==> v26: inputs <==
## fft16
module fft16 (
    input  wire              clk,
    input  wire              rst_n,
    input  wire              start,
    input  wire signed [8:0] din_i,
    input  wire signed [8:0] din_q,
    output wire              ready,
    output wire              dout_valid,
    output wire signed [8:0] dout_i,
    output wire signed [8:0] dout_q
);
make LEC_CHECK=0 ABC_AREA=1 CAP_MARGIN=10 CELL_PAD_IN_SITES_DETAIL_PLACEMENT=1 CELL_PAD_IN_SITES_GLOBAL_PLACEMENT=2 CORE_MARGIN=6 CORE_UTILIZATION=56 MIN_ROUTING_LAYER=met1 PLACE_DENSITY_LB_ADDON=0.23 SETUP_SLACK_MARGIN=0.24 SLEW_MARGIN=25 finish   # period 7.15 ns
run.sh (not shown) runs the stock make flow with config.mk's settings and CLKGATE_MAP_FILE=.
==> inputs of v2, as changes to v26 <==
Settings changed: ABC_AREA 1 to not set, CAP_MARGIN 10 to 20, CELL_PAD_IN_SITES_DETAIL_PLACEMENT 1 to not set, CELL_PAD_IN_SITES_GLOBAL_PLACEMENT 2 to not set, CORE_MARGIN 6 to 2, CORE_UTILIZATION 56 to 70, MIN_ROUTING_LAYER met1 to not set, PLACE_DENSITY_LB_ADDON 0.23 to not set, SETUP_SLACK_MARGIN 0.24 to not set, SLEW_MARGIN 25 to 20.
==> flow/constraint.sdc (replaced) <==
create_clock -name core_clock -period 7.16 [get_ports {clk}]
set_input_delay 1.4320 -clock core_clock [delete_from_list [all_inputs] [get_ports {clk}]]
set_output_delay 1.4320 -clock core_clock [all_outputs]
set_load 0.01 [all_outputs]
==> inputs of v9, as changes to v26 <==
Settings changed: ABC_AREA 1 to not set, CAP_MARGIN 10 to 20, CELL_PAD_IN_SITES_DETAIL_PLACEMENT 1 to not set, CELL_PAD_IN_SITES_GLOBAL_PLACEMENT 2 to not set, CORE_MARGIN 6 to 2, CORE_UTILIZATION 56 to 40, MIN_ROUTING_LAYER met1 to not set, PLACE_DENSITY_LB_ADDON 0.23 to not set, SETUP_SLACK_MARGIN 0.24 to -0.85, SLEW_MARGIN 25 to 20.
==> flow/constraint.sdc (replaced) <==
create_clock -name core_clock -period 9.91 [get_ports {clk}]
set_input_delay 1.9820 -clock core_clock [delete_from_list [all_inputs] [get_ports {clk}]]
set_output_delay 1.9820 -clock core_clock [all_outputs]
set_load 0.01 [all_outputs]
==> comparison <==
v9 finished but fails on setup timing. v2 aborted during 4_1_cts with DPL-0033. v26 did not get past 3_1_place_gp_skip_io.
Synthesized cell count: v9 is lower than v26 (about 18%).
In v26 the synthesized area is larger than in v2, by about 3.2%.
Die size: v2 < v26 < v9.

========
==> run G <==
Starting RTL as in the previous note.
clock: 7.49 ns
lec_check: 0
abc_area: 1
cap_margin: 35
cell_pad_in_sites_detail_placement: 1
core_margin: 7
core_utilization: 28
gpl_routability_driven: 1
gpl_timing_driven: 1
max_routing_layer: met4
min_routing_layer: met2
place_density_lb_addon: 0.28
setup_slack_margin: -0.36
slew_margin: 0
==> inputs of run Y, as changes to run G <==
- ABC_AREA: 1 -> default
- CELL_PAD_IN_SITES_GLOBAL_PLACEMENT: default -> 3
- CORE_MARGIN: 7 -> 8
- CORE_UTILIZATION: 28 -> 25
- CTS_CLUSTER_DIAMETER: default -> 292
- GPL_ROUTABILITY_DRIVEN: 1 -> default
- GPL_TIMING_DRIVEN: 1 -> default
- MIN_ROUTING_LAYER: met2 -> default
- PLACE_DENSITY_LB_ADDON: 0.28 -> 0.13
- SETUP_SLACK_MARGIN: -0.36 -> 2.27
- SLEW_MARGIN: 0 -> 35
==> flow/constraint.sdc (replaced) <==
create_clock -name core_clock -period 16.3 [get_ports {clk}]
set_input_delay 3.2600 -clock core_clock [delete_from_list [all_inputs] [get_ports {clk}]]
set_output_delay 3.2600 -clock core_clock [all_outputs]
set_load 0.01 [all_outputs]
==> inputs of run B, as changes to run G <==
- CAP_MARGIN: 35 -> 20
- CELL_PAD_IN_SITES_DETAIL_PLACEMENT: 1 -> default
- CORE_MARGIN: 7 -> 2
- CORE_UTILIZATION: 28 -> 72
- CTS_CLUSTER_DIAMETER: default -> 127
- GPL_ROUTABILITY_DRIVEN: 1 -> default
- GPL_TIMING_DRIVEN: 1 -> default
- MAX_ROUTING_LAYER: met4 -> default
- MIN_ROUTING_LAYER: met2 -> default
- PLACE_DENSITY: default -> 0.66
- PLACE_DENSITY_LB_ADDON: 0.28 -> default
- SETUP_SLACK_MARGIN: -0.36 -> default
- SLEW_MARGIN: 0 -> 5
==> flow/constraint.sdc (replaced) <==
create_clock -name core_clock -period 9.2 [get_ports {clk}]
set_input_delay 1.8400 -clock core_clock [delete_from_list [all_inputs] [get_ports {clk}]]
set_output_delay 1.8400 -clock core_clock [all_outputs]
set_load 0.01 [all_outputs]
==> flow_metrics.py <==
# Generated from Yosys and OpenROAD reports
metrics = {
    "die": {
        "fp_util_pct": 72.98,
        "core-area_um2": 74820,
    },
    "status": {
        "status": "finished with violations",
        "violatedChecks": "negative setup slack",
    },
    "final_timing": {
        "finalWorstSetupSlack_ns": -1.092,
        "setup_viol": 36,
    },
    "critical_path": {
        "cp-startpoint": "u_fft.ctrl_U0.counter_r[0]",
    },
    "worst_hold_path": {
        "min-delay-start": "u_fft.valid_in_r",
    },
}
[end of results for run B]
==> flow_metrics.py <==
# Generated from Yosys and OpenROAD reports
metrics = {
    "status": {
        "status": "finished with violations",
        "violatedChecks": "negative setup slack",
    },
    "worst_hold_path": {
        "min-delay-start": "u_fft.valid_in_r",
    },
    "die": {
        "core-area_um2": 193200,
    },
    "final_timing": {
        "finalWorstSetupSlack_ns": -2.174,
        "setup_viol": 36,
    },
    "critical_path": {
        "cp-startpoint": "u_fft.ctrl_U0.current_state[1]",
    },
}
[end of results for run G]
==> flow_metrics.py <==
# Generated from Yosys and OpenROAD reports
metrics = {
    "worst_hold_path": {
        "min-delay-start": "u_fft.valid_in_r_r",
    },
    "final_timing": {
        "finalWorstSetupSlack_ns": 3.708,
        "setup_viol": 0,
    },
    "die": {
        "core-area_um2": 211200,
        "fp_util_pct": 25.04,
    },
    "status": {
        "status": "no timing/DRC/antenna violations",
    },
    "yosys": {
        "largest_area_cell": "edfxtp_1",
    },
    "cells_and_area": {
        "ff_count": 744,
        "layout.cells.non_filler": 7818,
        "logic_area_um2": 28880,
    },
    "critical_path": {
        "cp-startpoint": "u_fft.ctrl_U0.current_state[1]",
    },
}
[end of results for run Y]

========
==> run a <==
Starting RTL as in the previous note.
clock: 5.5 ns
lec_check: 0
abc_area: 1
cap_margin: 20
cell_pad_in_sites_detail_placement: 0
core_margin: 2
core_utilization: 71
cts_cluster_diameter: 230
cts_cluster_size: 42
gpl_routability_driven: 1
place_density_lb_addon: 0.09
slew_margin: 20
==> run b (differences from run a) <==
Settings changed: ABC_AREA 1 to 0, CORE_UTILIZATION 71 to 66, CTS_CLUSTER_DIAMETER 230 to 283, CTS_CLUSTER_SIZE 42 to not set, PLACE_DENSITY_LB_ADDON 0.09 to not set, SETUP_SLACK_MARGIN set to -0.55.
==> flow/constraint.sdc (replaced) <==
create_clock -name core_clock -period 9.2 [get_ports {clk}]
set_input_delay 1.8400 -clock core_clock [delete_from_list [all_inputs] [get_ports {clk}]]
set_output_delay 1.8400 -clock core_clock [all_outputs]
set_load 0.01 [all_outputs]
==> comparison <==
Run b finished but failed the layout checks on setup timing. Run a aborted during global routing (5_1_grt).
Of run b and run a, run a has the higher synthesized cell count (gap about 18%, measured against run a).
Between run b and run a, the lower die area is in run a (gap 4.2%, measured against run a).
Between run a and run b, the lower synthesized area is in run b (gap 3.2%, measured against run b).
==> figures <==
metric                                                              run b                     run a
Run status                                                failed layout checks       did not finish
Last stage reached                                                      -  global routing (5_1_grt)
Violated checks                                              setup timing                         -
Net count after synthesis                                           5,646                     6,722
FA/HA/MAJ Cells, Area Fraction                                      24.9%                     24.1%
Sequential fraction of the synthesis area                           40.6%                     39.4%
Number of buffers added by the clock tree synthesis step               75                        21
Post-Synthesis Cells                                                4,821                     5,897
Placer Congestion                                                   0.962                      1.02
Synthesized chip area reported by yosys                        52,900 µm²                54,600 µm²
Number of levels in the clock H-tree                                    3                         1
Std cell rows                                                         103                       101
Setup slack after placement                                     -0.724 ns                  -4.34 ns
Half-perimeter wire length after detailed placement                110 mm                    134 mm

========
==> inputs of tundra <==
Starting RTL as in the previous note.
// fft16
module fft16 (
    input  wire              clk,
    input  wire              rst_n,
    input  wire              start,
    input  wire signed [8:0] din_i,
    input  wire signed [8:0] din_q,
    output wire              ready,
    output wire              dout_valid,
    output wire signed [8:0] dout_i,
    output wire signed [8:0] dout_q
);
make LEC_CHECK=0 ABC_AREA=1 CAP_MARGIN=20 CORE_MARGIN=2 CORE_UTILIZATION=72 CTS_CLUSTER_DIAMETER=372 CTS_CLUSTER_SIZE=95 PLACE_DENSITY=0.42 SLEW_MARGIN=20 finish   # period 4.4 ns
==> inputs of cedar, as changes to tundra <==
Settings changed: ABC_AREA 1 to default, CTS_CLUSTER_DIAMETER 372 to default, CTS_CLUSTER_SIZE 95 to 47, PLACE_DENSITY 0.42 to default.
==> flow/constraint.sdc (replaced) <==
create_clock -name core_clock -period 9.58 [get_ports {clk}]
set_input_delay 1.9160 -clock core_clock [delete_from_list [all_inputs] [get_ports {clk}]]
set_output_delay 1.9160 -clock core_clock [all_outputs]
set_load 0.01 [all_outputs]
==> summary of the runs <==
cedar finished but fails on setup timing. tundra aborted during global routing. Against cedar, the synthesized cell count of tundra is larger by 22%. Against cedar, the synthesized area of tundra is higher by 3.2%. Against cedar, the die size of tundra is higher by 3.2%.

========
==> 06-14: inputs <==
Starting RTL as in the previous note.
==> flow/config.mk <==
export PLATFORM = sky130hd
export DESIGN_NAME = fft16
export DESIGN_NICKNAME = fft16
export VERILOG_FILES = /design/flow/design.v
export SDC_FILE = /design/flow/constraint.sdc
export NUM_CORES = 4
export LEC_CHECK = 0
export ABC_AREA = 1
export CAP_MARGIN = 35
export CELL_PAD_IN_SITES_DETAIL_PLACEMENT = 1
export CELL_PAD_IN_SITES_GLOBAL_PLACEMENT = 2
export CORE_MARGIN = 4
export CORE_UTILIZATION = 33
export CTS_CLUSTER_SIZE = 91
export GPL_ROUTABILITY_DRIVEN = 0
export GPL_TIMING_DRIVEN = 0
export MIN_ROUTING_LAYER = met2
export SETUP_SLACK_MARGIN = 0.78
export SLEW_MARGIN = 15
export TNS_END_PERCENT = 20
==> flow/constraint.sdc <==
create_clock -name core_clock -period 5.91 [get_ports {clk}]
set_input_delay 1.1820 -clock core_clock [delete_from_list [all_inputs] [get_ports {clk}]]
set_output_delay 1.1820 -clock core_clock [all_outputs]
set_load 0.01 [all_outputs]
==> 05-27: changes against 06-14 <==
==> flow/config.mk (replaced) <==
export PLATFORM = sky130hd
export DESIGN_NAME = fft16
export DESIGN_NICKNAME = fft16
export VERILOG_FILES = /design/flow/design.v
export SDC_FILE = /design/flow/constraint.sdc
export NUM_CORES = 4
export LEC_CHECK = 0
export CAP_MARGIN = 20
export CORE_MARGIN = 2
export CORE_UTILIZATION = 40
export SLEW_MARGIN = 20
==> flow/constraint.sdc (replaced) <==
create_clock -name core_clock -period 10.0 [get_ports {clk}]
set_input_delay 2.0000 -clock core_clock [delete_from_list [all_inputs] [get_ports {clk}]]
set_output_delay 2.0000 -clock core_clock [all_outputs]
set_load 0.01 [all_outputs]
==> 05-22: changes against 06-14 <==
==> flow/config.mk (replaced) <==
export PLATFORM = sky130hd
export DESIGN_NAME = fft16
export DESIGN_NICKNAME = fft16
export VERILOG_FILES = /design/flow/design.v
export SDC_FILE = /design/flow/constraint.sdc
export NUM_CORES = 4
export LEC_CHECK = 0
export CAP_MARGIN = 20
export CELL_PAD_IN_SITES_GLOBAL_PLACEMENT = 1
export CORE_MARGIN = 2
export CORE_UTILIZATION = 46
export CTS_CLUSTER_SIZE = 91
export GPL_ROUTABILITY_DRIVEN = 0
export SETUP_SLACK_MARGIN = 0.78
export SLEW_MARGIN = 10
export TNS_END_PERCENT = 20
==> flow/constraint.sdc (replaced) <==
create_clock -name core_clock -period 15.9 [get_ports {clk}]
set_input_delay 3.1800 -clock core_clock [delete_from_list [all_inputs] [get_ports {clk}]]
set_output_delay 3.1800 -clock core_clock [all_outputs]
set_load 0.01 [all_outputs]
==> 10-12: changes against 06-14 <==
==> flow/config.mk (replaced) <==
export PLATFORM = sky130hd
export DESIGN_NAME = fft16
export DESIGN_NICKNAME = fft16
export VERILOG_FILES = /design/flow/design.v
export SDC_FILE = /design/flow/constraint.sdc
export NUM_CORES = 4
export LEC_CHECK = 0
export ABC_AREA = 1
export CAP_MARGIN = 20
export CORE_MARGIN = 2
export CORE_UTILIZATION = 72
export CTS_CLUSTER_SIZE = 97
export SLEW_MARGIN = 20
==> flow/constraint.sdc (replaced) <==
create_clock -name core_clock -period 6.18 [get_ports {clk}]
set_input_delay 1.2360 -clock core_clock [delete_from_list [all_inputs] [get_ports {clk}]]
set_output_delay 1.2360 -clock core_clock [all_outputs]
set_load 0.01 [all_outputs]
==> notes <==
- Between 05-22 and 05-27, the lower core utilization is in 05-27 (gap 2.9 points).
- Clock skew: 05-27 < 05-22 < 06-14.
- Of 05-27 and 05-22, 05-22 has the higher clock-buffer cell count (gap 1).
- The lowest via count belongs to 05-22, the highest to 06-14.
- In sequential cell count, 05-22 and 06-14 do not differ.
- Against 05-22, the non-clock buffer count of 06-14 is higher by 362.
- Worst hold slack, highest first: 05-27, 05-22, 06-14.
- Of 05-27 and 05-22, 05-22 has the higher wire length (gap 1.9%, measured against 05-22).
- In 05-22 the worst setup slack is better than in 06-14, by 7.9 ns.
- 10-12 ended with an error in 5_1_grt, error GRT-0116. 05-27 went through all stages and came out clean. 05-22 passed the timing, DRC and antenna checks. 06-14 finished but failed the layout checks on negative setup slack.
